==> flow/design.v (excerpt) <==
module fadd_sub(
  input logic        clk_i,
  input logic [31:0] operand_a,
  input logic [31:0] operand_b,
  output logic[31:0] result_o
);
Size: about 1900 cells after synthesis, ~66 flip-flops, about 97 I/O pins, roughly 11000 µm² of cells after synthesis.
clock: 8.32 ns
lec_check: 0
abc_area: 1
cap_margin: 20
core_margin: 2
core_utilization: 68
cts_cluster_diameter: 222
cts_cluster_size: 96
place_density: 0.37
setup_slack_margin: -0.29
slew_margin: 20
run.sh (not shown) runs the stock make flow with config.mk's settings and CLKGATE_MAP_FILE=.
The starting point completed and failed the layout checks on setup timing.
Then changed:
ABC_AREA = unset   (was 1)
CORE_UTILIZATION = 11   (was 68)
CTS_CLUSTER_DIAMETER = unset   (was 222)
CTS_CLUSTER_SIZE = unset   (was 96)
PLACE_DENSITY = unset   (was 0.37)
SETUP_SLACK_MARGIN = unset   (was -0.29)
clock period = 12.8 ns   (was 8.32 ns; I/O delays follow)
What happened:
- With this change the flow passed the timing, DRC and antenna checks
- sequential power decreases by 33%
- clock power goes down by 45%
- cell count is higher by 16%
- worst setup slack gains 1.2 ns
- via count is lower by 28%
- worst hold slack gains 0.90 ns
Then changed:
CORE_UTILIZATION = 70   (was 11)
CTS_CLUSTER_DIAMETER = 205   (was unset)
CTS_CLUSTER_SIZE = 36   (was unset)
clock period = 9.44 ns   (was 12.8 ns; I/O delays follow)
Result: The changed run never finished: it broke off in global routing; die area falls by well over a third; area after synthesis stays the same; synthesized cell count is unchanged.
Then changed:
CELL_PAD_IN_SITES_GLOBAL_PLACEMENT = 1   (was unset)
CORE_UTILIZATION = 43   (was 70)
CTS_CLUSTER_DIAMETER = unset   (was 205)
CTS_CLUSTER_SIZE = unset   (was 36)
clock period = 12.0 ns   (was 9.44 ns; I/O delays follow)
The new run completed with no timing, DRC or antenna violations.
Synthesized area is unchanged.
Die size went up by 61%.
Synthesized cell count does not change.
Then changed:
ABC_AREA = 1   (was unset)
CELL_PAD_IN_SITES_GLOBAL_PLACEMENT = unset   (was 1)
CORE_MARGIN = 7   (was 2)
CORE_UTILIZATION = 23   (was 43)
CTS_CLUSTER_DIAMETER = 187   (was unset)
CTS_CLUSTER_SIZE = 100   (was unset)
PLACE_DENSITY = 0.9   (was unset)
TNS_END_PERCENT = 15   (was unset)
What happened: Clock-buffer cell count went down by 1. First-iteration DRC count went up by 38%. Routed wire length came out higher by 2.0%. Final area went up by 7.1%. Critical path depth rose by 4. Die area goes up by 120%. Via count rises by 20%. Total power goes up by 7.3%. Global-route usage decreases by 17 points. Utilization decreases by 24 points. Worst hold slack is worse by 0.013 ns.

---

== run 1 ==
fadd_sub again, from the RTL that the note above started with.
Settings: LEC_CHECK=0, CAP_MARGIN=15, CORE_MARGIN=6, CORE_UTILIZATION=47, CTS_CLUSTER_DIAMETER=245, CTS_CLUSTER_SIZE=99, MAX_ROUTING_LAYER=met5, PLACE_DENSITY=0.61, SETUP_SLACK_MARGIN=-1.04, SLEW_MARGIN=35, TNS_END_PERCENT=10; clock period 14.7 ns.
[inputs] run 2 vs run 1
Settings: CTS_CLUSTER_DIAMETER removed (was 245); CTS_CLUSTER_SIZE changed from 99 to 62; CORE_MARGIN changed from 6 to 2; PLACE_DENSITY changed from 0.61 to 0.73; TNS_END_PERCENT changed from 10 to 95; SETUP_SLACK_MARGIN changed from -1.04 to 2.38.
--- outcome ---
- From run 1 to run 2 the numbers moved as follows: portion of total power attributed to the clock network decreased by 0.6 points relative to the old numbers, sum of internal, switching and leakage power increased by about 2.4% relative to the old numbers.
- Utilization: run 2 vs run 1 up 0.72 points
- Count of routing violations after the opening detailed-route iteration came out lower on run 2 than on run 1.
- Horizontal die dimension of run 2 falls short of that of run 1 by a few percent.
- Taking run 1 as the reference point, the final critical path time including I/O delays and setup of run 2 falls by 1080 ps.
- Run 2 ended with less routed wire length than run 1.
- Run 2 -> run 1: cell area after technology mapping delta 0, exact match
- | routed length per instance | run 2 vs run 1 | 4.3% lower |
- ~same via count normalized by instance count in run 2 and run 1
- result_o[30] as the critical path endpoint was reported by run 1, and result_o[14] by run 2.
- The fraction of area in clock buffers and inverters was comparable across run 2 and run 1.
Relative to run 2, the following input files were edited for run 3:
Settings: CORE_UTILIZATION now 66, was 47; CTS_CLUSTER_DIAMETER now 29, previously not set; CTS_CLUSTER_SIZE now 72, was 62; SETUP_SLACK_MARGIN no longer set, was 2.38; ABC_AREA now 1, previously not set; PLACE_DENSITY no longer set, was 0.73; the clock period (ns, I/O delays scaled along) now 9.71, was 14.7.
==> results <==
- Run 3 ends up with a worst setup slack after layout that is 2570 ps lower than in run 2.
- Looking at sequential share of layout area, run 3 sits 0.49 points below run 2.
- Synthesized cell count was lower in run 2 than in run 3.
- NOTE: clock share of power in run 3 falls short of that of run 2
- Re number of tap cells added at floorplan: run 2 was higher than run 3.
- There was hardly any difference in via density per instance between run 2 and run 3.
[inputs] run 4 vs run 3
Settings: ABC_AREA no longer set, was 1; CTS_CLUSTER_DIAMETER no longer set, was 29; CORE_UTILIZATION now 58, was 66; CTS_CLUSTER_SIZE now 62, was 72; the clock period (ns, I/O delays scaled along) now 8.98, was 9.71.
Notes after the runs:
Although it ran to completion, run 4 produced a layout that fails the final checks because of negative setup slack.
Run comparison: run 4 dominant kind of combinational cell AND-OR/OR-AND gates; run 3 dominant kind of combinational cell simple AND/OR/NAND/NOR gates
Switching portion of total power ends up lower on run 4.
The final reports for run 4 and run 3 show required time of the worst setup path lower in the former.
Diff run 3 -> run 4: worst-case setup margin in the final layout saw a decrease, aggregate global-route resource usage saw an increase.
What run 5 does differently from run 4 at the input level:
Settings: changing CAP_MARGIN from 15 to 20; removing CTS_CLUSTER_SIZE (formerly 62); removing MAX_ROUTING_LAYER (formerly met5); changing SLEW_MARGIN from 35 to 20; removing TNS_END_PERCENT (formerly 95); changing the clock period (ns, I/O delays scaled along) from 8.98 to 6.48.
--- outcome ---
- Run 5: aborted in global routing (5_1_grt) (tool error)
- Number of instances in the placed design: run 4 and run 5 compared, lower one is run 4
- On run 5: post-cts gate resize count is about 1% higher than what run 4 gave.
- Run 5 vs run 4 on post-place setup slack: run 5 is the lower one.
- Summary of run 5 over run 4: post-place instance area saw an increase, row count saw little to no change, hold buffer count at CTS saw little to no change.
- In run 5 the detailed placement HPWL turned out 3.7% higher than in run 4.

---

Starting RTL as in the previous note.
clock: 15.7 ns
lec_check: 0
cap_margin: 30
cell_pad_in_sites_detail_placement: 1
cell_pad_in_sites_global_placement: 3
core_aspect_ratio: 0.54
core_margin: 6
core_utilization: 43
cts_cluster_size: 43
hold_slack_margin: -0.09
max_routing_layer: met5
min_routing_layer: met2
slew_margin: 15
The baseline did not get past global placement (3_3_place_gp), error GPL-0301.
Edit:
Settings changed: CAP_MARGIN 30 to 20, CELL_PAD_IN_SITES_DETAIL_PLACEMENT 1 to not set, CELL_PAD_IN_SITES_GLOBAL_PLACEMENT 3 to not set, CORE_ASPECT_RATIO 0.54 to not set, CORE_MARGIN 6 to 2, CORE_UTILIZATION 43 to 40, CTS_CLUSTER_SIZE 43 to not set, HOLD_SLACK_MARGIN -0.09 to not set, MAX_ROUTING_LAYER met5 to not set, MIN_ROUTING_LAYER met2 to not set, SLEW_MARGIN 15 to 20.
Clock period 15.7 ns to 12.0 ns, I/O delays scaled along.
After rerunning:
- This time the run ran to the end with no violations
- die area shrinks by 3.3%
- synthesized area stays the same
- synthesized cell count does not change
Edit:
Settings changed: CORE_UTILIZATION 40 to 65.
Clock period 12.0 ns to 9.44 ns, I/O delays scaled along.
=> Now the flow never finished: it broke off in global routing (5_1_grt), error GRT-0116. Die size fell by 38%. Area after synthesis is unchanged. Synthesized cell count does not change.

---

== build 87 ==
fadd_sub again, from the RTL that the note above started with.
make LEC_CHECK=0 CAP_MARGIN=0 CORE_MARGIN=2 CORE_UTILIZATION=72 CTS_CLUSTER_DIAMETER=41 CTS_CLUSTER_SIZE=82 SLEW_MARGIN=20 TNS_END_PERCENT=5 finish   # period 10.4 ns
Build 87 finished all stages; however, its layout fails the closing checks, the failures being setup timing.
#### Input delta (build 40 over build 87)
Settings: swapping 0 for 20 in CAP_MARGIN; clearing CTS_CLUSTER_DIAMETER, which used to be 41; putting SETUP_SLACK_MARGIN at 1.89 where nothing was set; clearing CTS_CLUSTER_SIZE, which used to be 82; swapping 72 for 50 in CORE_UTILIZATION; clearing TNS_END_PERCENT, which used to be 5; swapping 10.4 for 6.48 in the clock period (ns, I/O delays scaled along).
Results
- Although it ran to completion, build 87 produced a layout that fails the final checks because of setup timing.
- From the logs: build 40 reached the end of the flow and failed the layout checks with setup timing.
- Net switching share of the total power ended up 5.6 points lower on build 40 than on build 87.
- Compared with build 87, height of the chip in build 40 increased by more than 10%.
- Against build 87 as the reference, build 40 delivers a higher path length in cells of the critical path.
- Build 87 -> build 40: final estimated routing congestion in global placement decreased by more than 10%
- Post-placement cell count on build 40 is up relative to build 87.
- NOTE: signed area change from the synthesized netlist to the final layout in build 40 exceeds that of build 87
- In terms of combinational gate count, build 40 and build 87 differ only marginally.
- Global-route total usage across every layer was higher in build 87 than in build 40.
- Build 40 against build 87: post-route total power climbed about 110%, global-route wire length before repair rose by 15%, cell area rose about 27%.
Edits applied to the flow inputs when going from build 40 to build 16:
Settings: a deleted SETUP_SLACK_MARGIN that had been 1.89; a change of CORE_UTILIZATION from 50 to 40; a change of the clock period (ns, I/O delays scaled along) from 6.48 to 11.7.
[summary]
- Build 16 reached the end of the flow, and the finished layout is clean on the timing, DRC and antenna checks.
- The internal power component of build 16 falls short of that of build 40 by 64%.
- From build 40 to build 16 the numbers moved as follows: worst supply voltage drop on vdd shows a reduction of 62%; final worst slack shows an increase of 3180 ps.
- When build 16 is set beside build 40, its largest fanout on the critical path turns out to be 12 larger.
[inputs] build 50 vs build 16
Settings: swapping 40 for 70 in CORE_UTILIZATION; putting CTS_CLUSTER_SIZE at 41 where nothing was set; putting TNS_END_PERCENT at 5 where nothing was set; swapping 11.7 for 10.1 in the clock period (ns, I/O delays scaled along).
Results
Completing all stages was not enough for build 50: its layout failed the final checks because of setup timing. Detailed-routing iteration count for the pre-antenna-repair pass in build 50 is 4 above build 16. For the final hold slack, build 50 came in 340 ps lower than build 16 did. [build 50 vs build 16] final area: higher in build 50. Post-route non-filler standard cell count shrinks by a few percent when moving from build 16 to build 50. [build 50 vs build 16] non-clock buffer count in the final layout: higher in build 50. [build 50] smallest setup slack after layout fell 1040 ps relative to build 16. Looking at post-CTS setup repair buffer count across build 16 and build 50, the one that comes out lower is build 16. Share of power burned in the clock network: build 16 and build 50 compared, higher one is build 16. Cmp build 50 vs build 16: required time of the worst setup path lower in build 50. Area taken by multi-input logic gates (build 50 over build 16): increase, about 3.4%. Total CTS buffers essentially unchanged between build 16 and build 50.

---

fadd_sub again, from the RTL that the note above started with.
==> flow/config.mk <==
export PLATFORM = sky130hd
export DESIGN_NAME = fadd_sub
export DESIGN_NICKNAME = fadd_sub
export VERILOG_FILES = /design/flow/design.v
export SDC_FILE = /design/flow/constraint.sdc
export NUM_CORES = 4
export LEC_CHECK = 0
export ABC_AREA = 1
export CAP_MARGIN = 20
export CORE_MARGIN = 2
export CORE_UTILIZATION = 72
export CTS_CLUSTER_DIAMETER = 358
export CTS_CLUSTER_SIZE = 95
export PLACE_DENSITY = 0.37
export SLEW_MARGIN = 20
export TNS_END_PERCENT = 15
==> flow/constraint.sdc <==
create_clock -name core_clock -period 3.69 [get_ports {clk_i}]
set_input_delay 0.7380 -clock core_clock [delete_from_list [all_inputs] [get_ports {clk_i}]]
set_output_delay 0.7380 -clock core_clock [all_outputs]
set_load 0.01 [all_outputs]
The baseline did not get past detailed placement (3_5_place_dp).
Rerun with:
ABC_AREA = not set   (was 1)
CORE_UTILIZATION = 65   (was 72)
CTS_CLUSTER_DIAMETER = not set   (was 358)
CTS_CLUSTER_SIZE = not set   (was 95)
PLACE_DENSITY = not set   (was 0.37)
SETUP_SLACK_MARGIN = -0.13   (was not set)
TNS_END_PERCENT = not set   (was 15)
clock period = 10.1 ns   (was 3.69 ns; I/O delays follow)
=>
- The changed run finished but failed the layout checks on negative setup slack
- die size climbs by 2.9%
- synthesized cell count is lower by 28%
- area after synthesis came out lower by 7.0%

---

Starting RTL as in the previous note.
make LEC_CHECK=0 CAP_MARGIN=20 CORE_MARGIN=7 CORE_UTILIZATION=40 CTS_CLUSTER_DIAMETER=24 CTS_CLUSTER_SIZE=15 SLEW_MARGIN=20 TNS_END_PERCENT=65 finish   # period 12.0 ns
Then changed:
Settings changed: CORE_UTILIZATION 40 to 65, CTS_CLUSTER_DIAMETER 24 to 187, CTS_CLUSTER_SIZE 15 to 100, SETUP_SLACK_MARGIN set to -0.99, TNS_END_PERCENT 65 to 15.
Effect: The new run finished with negative setup slack left; utilization went up by 27 points; combinational power barely changes; via count went up by a few percent; sequential share of layout area went up by 0.32 points; global-route usage went up by 12 points; worst setup slack gets worse by 600 ps; wire length went down by a few percent.
Then changed:
Settings changed: CELL_PAD_IN_SITES_DETAIL_PLACEMENT set to 1, CELL_PAD_IN_SITES_GLOBAL_PLACEMENT set to 3, CORE_ASPECT_RATIO set to 0.54, CORE_MARGIN 7 to 6, CORE_UTILIZATION 65 to 43, CTS_CLUSTER_DIAMETER 187 to not set, CTS_CLUSTER_SIZE 100 to 54, HOLD_SLACK_MARGIN set to -0.09, MAX_ROUTING_LAYER set to met5, SETUP_SLACK_MARGIN -0.99 to not set, TNS_END_PERCENT 15 to not set.
The new run never finished: it broke off in 3_3_place_gp; synthesized cell count stays the same; synthesized area stays the same; die size rises by about 43%.
Then changed:
Settings changed: ABC_AREA set to 1, CELL_PAD_IN_SITES_DETAIL_PLACEMENT 1 to not set, CELL_PAD_IN_SITES_GLOBAL_PLACEMENT 3 to not set, CORE_ASPECT_RATIO 0.54 to not set, CORE_MARGIN 6 to 7, CORE_UTILIZATION 43 to 36, CTS_CLUSTER_DIAMETER set to 187, CTS_CLUSTER_SIZE 54 to 100, HOLD_SLACK_MARGIN -0.09 to not set, MAX_ROUTING_LAYER met5 to not set, TNS_END_PERCENT set to 100.
Result: This time the run produced a clean layout. Synthesized cell count increases by 38%. Synthesized area increases by 7.5%. Die size increases by 28%.

---

The RTL this note starts from:
==> flow/design.v <==
/*verilator lint_off UNUSEDSIGNAL*/
/*verilator lint_off MULTITOP*/
/*verilator lint_off WIDTH*//*verilator lint_off LATCH*/
module fadd_sub(
  input logic        clk_i,
  input logic [31:0] operand_a,
  input logic [31:0] operand_b,
  output logic[31:0] result_o
);
  logic [7:0]  a_exponent, b_exponent;             
  logic [7:0]  result_exponent;
  logic [23:0] a_mantissa, b_mantissa;             
  logic [24:0] result_mantissa;
  logic        a_sign, b_sign, result_sign;        
  logic [23:0] tmp_mantissa;
  logic [7:0]  in_e, out_e;
  logic [24:0] in_m, out_m;
  logic [7:0]  diff;
always_ff@(posedge(clk_i))
begin
  a_sign <= operand_a[31];
  b_sign <= operand_b[31];
  if(operand_a[30:23]==0)
    begin
      a_exponent <= (operand_a[22:0] != 0)? 8'b00000001 : 8'b00000000;
      a_mantissa <= {1'b0,operand_a[22:0]};
    end
  else
    begin
      a_exponent <= operand_a[30:23];
      a_mantissa <= {1'b1,operand_a[22:0]};
    end
  if(operand_b[30:23]==0)
    begin
      b_exponent <= (operand_b[22:0] != 0)? 8'b00000001 : 8'b00000000;
      b_mantissa <= {1'b0,operand_b[22:0]};
    end
  else
    begin
      b_exponent <= operand_b[30:23];
      b_mantissa <= {1'b1,operand_b[22:0]};
    end
end
always_comb
begin
  diff         = 8'd0;
  tmp_mantissa = 24'd0;
  if(a_exponent == b_exponent)
    begin
      result_exponent = a_exponent;
      if(a_sign == b_sign)                                                     
        begin
          result_sign           = a_sign;
          result_mantissa       = a_mantissa + b_mantissa;
        end
      else                                                                    
        begin
          if(a_mantissa > b_mantissa)
            begin
              result_sign     = a_sign;
              result_mantissa = a_mantissa - b_mantissa;
            end
          else
            begin
              result_sign     = b_sign;
              result_mantissa = b_mantissa - a_mantissa;
            end
        end
    end
  else                                                                               
    begin
      if(a_exponent > b_exponent)
        begin
          result_sign     = a_sign;
          result_exponent = a_exponent;
          diff            = a_exponent - b_exponent;
          tmp_mantissa    = b_mantissa >> diff;
          if(a_sign == b_sign)
            result_mantissa = a_mantissa + tmp_mantissa;
          else
            result_mantissa = a_mantissa - tmp_mantissa;
        end
      else
        begin
          result_sign      = b_sign;
          result_exponent  = b_exponent;
          diff             = b_exponent - a_exponent;
          tmp_mantissa     = a_mantissa >> diff;
          if(a_sign == b_sign)
            result_mantissa  = b_mantissa + tmp_mantissa;
          else
            result_mantissa  = b_mantissa - tmp_mantissa;
        end
    end
  if(result_mantissa[24]==1)
    begin
      result_exponent = result_exponent + 8'd1;
      result_mantissa = result_mantissa >> 1;
    end
  result_o = {result_sign, result_exponent, result_mantissa[22:0]};
end
endmodule
export LEC_CHECK = 0
export CAP_MARGIN = 15
export CORE_MARGIN = 2
export CORE_UTILIZATION = 72
export CTS_CLUSTER_DIAMETER = 45
export CTS_CLUSTER_SIZE = 33
export MAX_ROUTING_LAYER = met5
export SETUP_SLACK_MARGIN = -0.12
export SLEW_MARGIN = 35
export TNS_END_PERCENT = 5
create_clock -name core_clock -period 9.84 [get_ports {clk_i}]
The baseline stopped in global routing (5_1_grt) on GRT-0232.
Edit:
- CAP_MARGIN: 15 -> 20
- CORE_UTILIZATION: 72 -> 46
- CTS_CLUSTER_DIAMETER: 45 -> not set
- CTS_CLUSTER_SIZE: 33 -> not set
- MAX_ROUTING_LAYER: met5 -> not set
- SETUP_SLACK_MARGIN: -0.12 -> not set
- SLEW_MARGIN: 35 -> 20
- TNS_END_PERCENT: 5 -> not set
- clock period: 9.84 -> 11.7 ns (I/O delays scaled with it)
Result: With this change the flow went through all stages and came out clean. Area after synthesis is unchanged. Synthesized cell count stays the same. Die size goes up by 55%.
Power is estimated from default activity; no workload was simulated.
